== job 9057 ==
// reuleaux
module reuleaux(input logic clk, input logic rst_n, input logic [2:0] colour,
                input logic [7:0] centre_x, input logic [6:0] centre_y, input logic [7:0] diameter,
                input logic start, output logic done,
                output logic [7:0] vga_x, output logic [6:0] vga_y,
                output logic [2:0] vga_colour, output logic vga_plot);
     logic [7:0] offset_y;
     logic load_offset_y;
     logic reset_offset_y;
     logic [7:0] offset_x;
     logic load_offset_x;
     logic reset_offset_x;
     logic signed [9:0] crit;
     logic load_crit_a;
     logic load_crit_b;
     logic reset_crit;
     logic [7:0] c_x3;                                       
     assign c_x3 = centre_x;
     logic [6:0] c_y3;                                       
     logic [50:0] c_y3_temp;
     assign c_y3_temp = (centre_y - ((diameter * 30'b100010011010011010101001111101) / 30'b111011100110101100101000000000));
    logic [50:0] c_y3_temp_2;
    assign c_y3_temp_2 = c_y3_temp[50] ? -c_y3_temp : c_y3_temp;
     assign c_y3 = c_y3_temp_2[6:0];
     logic [7:0] c_x1;                                       
  ...
For scale: about 4900 cells after synthesis, ~32 flip-flops, ~49 I/O pins, roughly 36000 um^2 of cells after synthesis.
make LEC_CHECK=0 CAP_MARGIN=20 CORE_ASPECT_RATIO=0.98 CORE_MARGIN=2 CORE_UTILIZATION=58 CTS_CLUSTER_DIAMETER=396 CTS_CLUSTER_SIZE=98 GPL_ROUTABILITY_DRIVEN=0 SETUP_SLACK_MARGIN=-0.19 SLEW_MARGIN=20 TNS_END_PERCENT=40 finish   # period 40.0 ns
run.sh (not shown) runs the stock make flow with config.mk's settings and CLKGATE_MAP_FILE=.
Here is what was changed in the inputs of job 3934 compared with job 9057.
Settings: CELL_PAD_IN_SITES_DETAIL_PLACEMENT now 1, previously not set; CORE_UTILIZATION now 65, was 58; MAX_ROUTING_LAYER now met4, previously not set; CTS_CLUSTER_DIAMETER no longer set, was 396; CORE_ASPECT_RATIO no longer set, was 0.98; CELL_PAD_IN_SITES_GLOBAL_PLACEMENT now 1, previously not set; TNS_END_PERCENT no longer set, was 40; CORE_MARGIN now 3, was 2; CTS_CLUSTER_SIZE no longer set, was 98; SETUP_SLACK_MARGIN no longer set, was -0.19; SLEW_MARGIN now 15, was 20; ABC_AREA now 1, previously not set.
Job 3934 did not finish: a tool error stopped it during 3_1_place_gp_skip_io.
Job 9057 finished every stage and its layout cleared the timing, design-rule and antenna checks.
Diff job 9057 -> job 3934: post-synth area from yosys stat increased by 9.0% relative to the old numbers, area fraction in compound gates went down 15 points, synthesized cell count went up, height of the die has increased.
Job 3934 vs. job 9057: total number of placement rows went down by 1.
| cell area after synthesis | job 3934 vs job 9057 | worse |
Modified inputs, job 392 compared to job 3934
Settings: CORE_ASPECT_RATIO now 1.98, previously not set; CTS_CLUSTER_SIZE now 50, previously not set; GPL_ROUTABILITY_DRIVEN now 1, was 0.
Results
FAIL job 392 @ 3_1_place_gp_skip_io: tool exited with error. Reported for job 3934 and job 392, area figure in the yosys stat output turned out identical to the last digit. Die span in x sits lower in job 392 than in job 3934. Job 392 against job 3934: effective utilization at floorplan saw a decrease, net count of the mapped netlist saw little to no change. Delta (job 392 minus job 3934): die area ~0 delta, row count +37, portion of netlist area occupied by mux cells ~0 delta, core area +610 um^2.
What job 7252 does differently from job 392 at the input level:
Settings: CTS_CLUSTER_SIZE: 50 -> unset; CELL_PAD_IN_SITES_GLOBAL_PLACEMENT: 1 -> unset; SLEW_MARGIN: 15 -> 20; CORE_ASPECT_RATIO: 1.98 -> unset; ABC_AREA: 1 -> unset; CELL_PAD_IN_SITES_DETAIL_PLACEMENT: 1 -> unset; CORE_MARGIN: 3 -> 2; MAX_ROUTING_LAYER: met4 -> unset; GPL_ROUTABILITY_DRIVEN: 1 -> unset; the clock period (ns, I/O delays scaled along): 40.0 -> 32.7.
[summary]
- Complete run, failing final checks: job 7252, reason negative setup slack.
- Number of distinct library cell variants in the gate-level netlist after synthesis of job 7252 exceeds that of job 392 by more than half.
- Job 392 -> job 7252: number of flip-flops and latches in the synthesized netlist delta 0, exact match
- Cell row count (job 392 / job 7252): 1.5
- Job 7252 against job 392; summed instance area of the synthesized netlist is down by a little under 10%.
- Between job 392 and job 7252, synthesized instance count is lower for job 7252, job 392 comes in above that.
- Changes observed in job 7252 relative to job 392: basic-gate share of the synthesized area counting and, or, nand and nor cells down 17 points; chip area in the Yosys report fell by 8.3%; overall chip area fell by about 10%.

---

Starting RTL as in the previous note.
## reuleaux
module reuleaux(input logic clk, input logic rst_n, input logic [2:0] colour,
                input logic [7:0] centre_x, input logic [6:0] centre_y, input logic [7:0] diameter,
                input logic start, output logic done,
                output logic [7:0] vga_x, output logic [6:0] vga_y,
                output logic [2:0] vga_colour, output logic vga_plot);
clock: 25.2 ns
lec_check: 0
abc_area: 1
cap_margin: 15
cell_pad_in_sites_global_placement: 0
core_aspect_ratio: 0.98
core_margin: 2
core_utilization: 70
cts_cluster_diameter: 358
cts_cluster_size: 43
gpl_routability_driven: 1
gpl_timing_driven: 1
hold_slack_margin: -0.09
slew_margin: 35
The starting point aborted during 5_1_grt, error GRT-0116.
Next try:
Settings changed: CAP_MARGIN 15 to 20, CELL_PAD_IN_SITES_GLOBAL_PLACEMENT 0 to unset, CORE_ASPECT_RATIO 0.98 to unset, CORE_UTILIZATION 70 to 71, CTS_CLUSTER_DIAMETER 358 to 216, GPL_ROUTABILITY_DRIVEN 1 to unset, GPL_TIMING_DRIVEN 1 to unset, HOLD_SLACK_MARGIN -0.09 to unset, SLEW_MARGIN 35 to 20.
Clock period 25.2 ns to 33.1 ns, I/O delays scaled along.
=>
- Now the flow finished clean
- die area drops slightly
- area after synthesis is unchanged
- synthesized cell count does not change
Next try:
Settings changed: CAP_MARGIN 20 to 0, CORE_ASPECT_RATIO set to 0.5, HOLD_SLACK_MARGIN set to -0.09, MAX_ROUTING_LAYER set to met4.
Clock period 33.1 ns to 21.7 ns, I/O delays scaled along.
After rerunning:
- With this change the flow aborted during 5_1_grt (GRT-0116)
- area after synthesis stays the same
- die size is about the same
- synthesized cell count stays the same
Next try:
Settings changed: CORE_UTILIZATION 71 to 72, MAX_ROUTING_LAYER met4 to unset.
With this change the flow did not get past 4_1_cts.
Synthesized cell count does not change.
Die area goes down by 1.4%.
Synthesized area stays the same.

---

Setup of build 55:
reuleaux again, from the RTL that the note above started with.
Settings: LEC_CHECK=0, ABC_AREA=1, CAP_MARGIN=15, CELL_PAD_IN_SITES_GLOBAL_PLACEMENT=0, CORE_ASPECT_RATIO=1.11, CORE_MARGIN=2, CORE_UTILIZATION=71, CTS_CLUSTER_DIAMETER=233, CTS_CLUSTER_SIZE=56, GPL_ROUTABILITY_DRIVEN=1, GPL_TIMING_DRIVEN=1, PLACE_DENSITY=0.6, SETUP_SLACK_MARGIN=5.0, SLEW_MARGIN=0; clock period 27.8 ns.
Run status, build 55: aborted in global routing (5_1_grt), error GRT-0116
The following lists how build 69 was set up differently from build 55:
Settings: CAP_MARGIN: 15 -> 5; CORE_UTILIZATION: 71 -> 67; the clock period (ns, I/O delays scaled along): 27.8 -> 26.9.
Findings:
- Looking at HPWL reported at the end of detailed placement, build 69 sits 2.2% above build 55.
- Delta (build 69 minus build 55): core area shows an increase of about 6.6%; post-synthesis cell count from yosys shows no meaningful change; row count shows an increase of about 3.3%.
- Comparing build 55 against build 69, there is no change at all in level count of the clock H-tree.
- Horizontal extent of the die went up by a few percent going from build 55 to build 69.
- Build 69 did not finish; a tool error ended it in global routing (5_1_grt).
- Compared with build 55, build 69 shows die area higher by 3300 um2.
- Area after synthesis came out exactly the same in build 55 and build 69.
- Looking at last weighted congestion value of the routability-driven placer across build 55 and build 69, the one that comes out higher is build 69.
- Post-CTS setup-driven buffer insertion count is higher on build 55
- Initial cell density of the core: build 69 vs build 55 down 4.4 points
Changes in build 87 relative to build 69:
Settings: CORE_UTILIZATION changed from 67 to 29; CAP_MARGIN changed from 5 to 15; CELL_PAD_IN_SITES_GLOBAL_PLACEMENT changed from 0 to 3; CTS_CLUSTER_DIAMETER changed from 233 to 221; CTS_CLUSTER_SIZE changed from 56 to 98; SETUP_SLACK_MARGIN removed (was 5.0); PLACE_DENSITY changed from 0.6 to 0.84; the clock period (ns, I/O delays scaled along) changed from 26.9 to 30.7.
Build 87 finished every stage and its layout cleared the timing, design-rule and antenna checks.
Comparing build 87 and build 69, the lower initial cell density of the core was measured on build 87.
Summary — die size, build 87 relative to build 69: higher, by about 130%.
From build 69 to build 87, area after synthesis did not move at all.
Vertical die dimension went up by more than half going from build 69 to build 87.
Mean area per synthesized cell: build 69 vs build 87 identical
Build 87 -> build 69: post-synth area from yosys stat delta 0, exact match
The die boundary width in build 69 is 0.66 times that in build 87.
Between build 87 and build 69, the clock sink count does not differ in any meaningful way.
Re total setup buffers inserted after CTS: build 69 was higher than build 87.
Number of resized instances in the post-cts repair step: build 87 vs build 69 down 405
Input changes introduced in build 44 (baseline for comparison: build 87):
Settings: SLEW_MARGIN: 0 -> 40; CORE_UTILIZATION: 29 -> 65; ABC_AREA: 1 -> 0; CTS_CLUSTER_SIZE: 98 -> 63; PLACE_DENSITY: 0.84 -> unset; CELL_PAD_IN_SITES_GLOBAL_PLACEMENT: 3 -> 0; CTS_CLUSTER_DIAMETER: 221 -> unset.
Notes after the runs:
Across both runs, multiplexer area fraction after synthesis was higher for build 44 than for build 87. Diff build 87 -> build 44: number of library cell types mapped by synthesis up 74%, half-perimeter wire length after detailed placement lost about 20%, yosys-reported design area after synthesis went down. Build 44 did not make it past global routing (5_1_grt), where a tool error ended it. Starting density of the core: higher on build 44. Compared with build 87, build 44 shows area fraction in full adders, half adders and majority gates higher by 2.3 points. Placed cell count, build 87 and build 44: lower on build 44. Build 44 ended up with a lower die size than build 87 did. Number of port buffers essentially unchanged between build 87 and build 44. Post-synthesis cell count in build 44 vs build 87: down about 26%.
Setup changes, build 44 to build 39
Settings: CTS_CLUSTER_DIAMETER: unset -> 221; CORE_UTILIZATION: 65 -> 47; SETUP_SLACK_MARGIN: unset -> -1.52; ABC_AREA: 0 -> 1; SLEW_MARGIN: 40 -> 0; CELL_PAD_IN_SITES_GLOBAL_PLACEMENT: 0 -> 1; PLACE_DENSITY_LB_ADDON: unset -> 0.3; CTS_CLUSTER_SIZE: 63 -> 98; TNS_END_PERCENT: unset -> 40.
==> results <==
No crash in build 39: every stage finished, but the layout fails its final checks due to negative setup slack.
Re number of standard cells reported by yosys: build 44 and build 39 aren't equal, and the higher value belongs to build 39.
Looking at post-placement cell count across build 44 and build 39, the one that comes out lower is build 44.
Per the comparison of build 39 with build 44, number of distinct library cells after synthesis has decreased, number of placement rows saw an increase, sequential area share after synthesis dropped 0.19 points, total standard cell area after synthesis has increased, yosys stat chip area increased by 9.0% relative to the old numbers.
## Diff of input files: build 84 against build 39
Settings: swapping 98 for 29 in CTS_CLUSTER_SIZE; swapping 47 for 71 in CORE_UTILIZATION; swapping 1 for 0 in ABC_AREA; swapping 0 for 40 in SLEW_MARGIN; swapping -1.52 for -2.0 in SETUP_SLACK_MARGIN; swapping 1 for 0 in CELL_PAD_IN_SITES_GLOBAL_PLACEMENT; swapping 0.3 for 0.19 in PLACE_DENSITY_LB_ADDON; swapping 40 for 5 in TNS_END_PERCENT; clearing CTS_CLUSTER_DIAMETER, which used to be 221.
Notes after the runs:
Build 84 ends up with a arithmetic-cell share of the synthesized area counting full adders, half adders and majority gates that is 2.3 points higher than in build 39.
Re synthesized area per cell: build 84 is 1.4 um2 up on build 39.
Build 84 did not run to completion, as it errored out during global routing (5_1_grt).
Synthesized area (build 84 over build 39): decrease, 3200 um2
Between build 39 and build 84, the flow reports summed standard-cell area reported by yosys decreasing by a little under 10%.
Per the comparison of build 84 with build 39, synthesized netlist cell count has decreased; number of placement rows decreased 25; core area shrank by 40%; share of synthesized cell area in and-or and or-and compound cells moved up; total die size has decreased.
Build 84 ends up with lower worst setup slack before clock tree synthesis than build 39 does.
Summary — area fraction in mux cells, build 84 relative to build 39: higher, by 1.8 points.
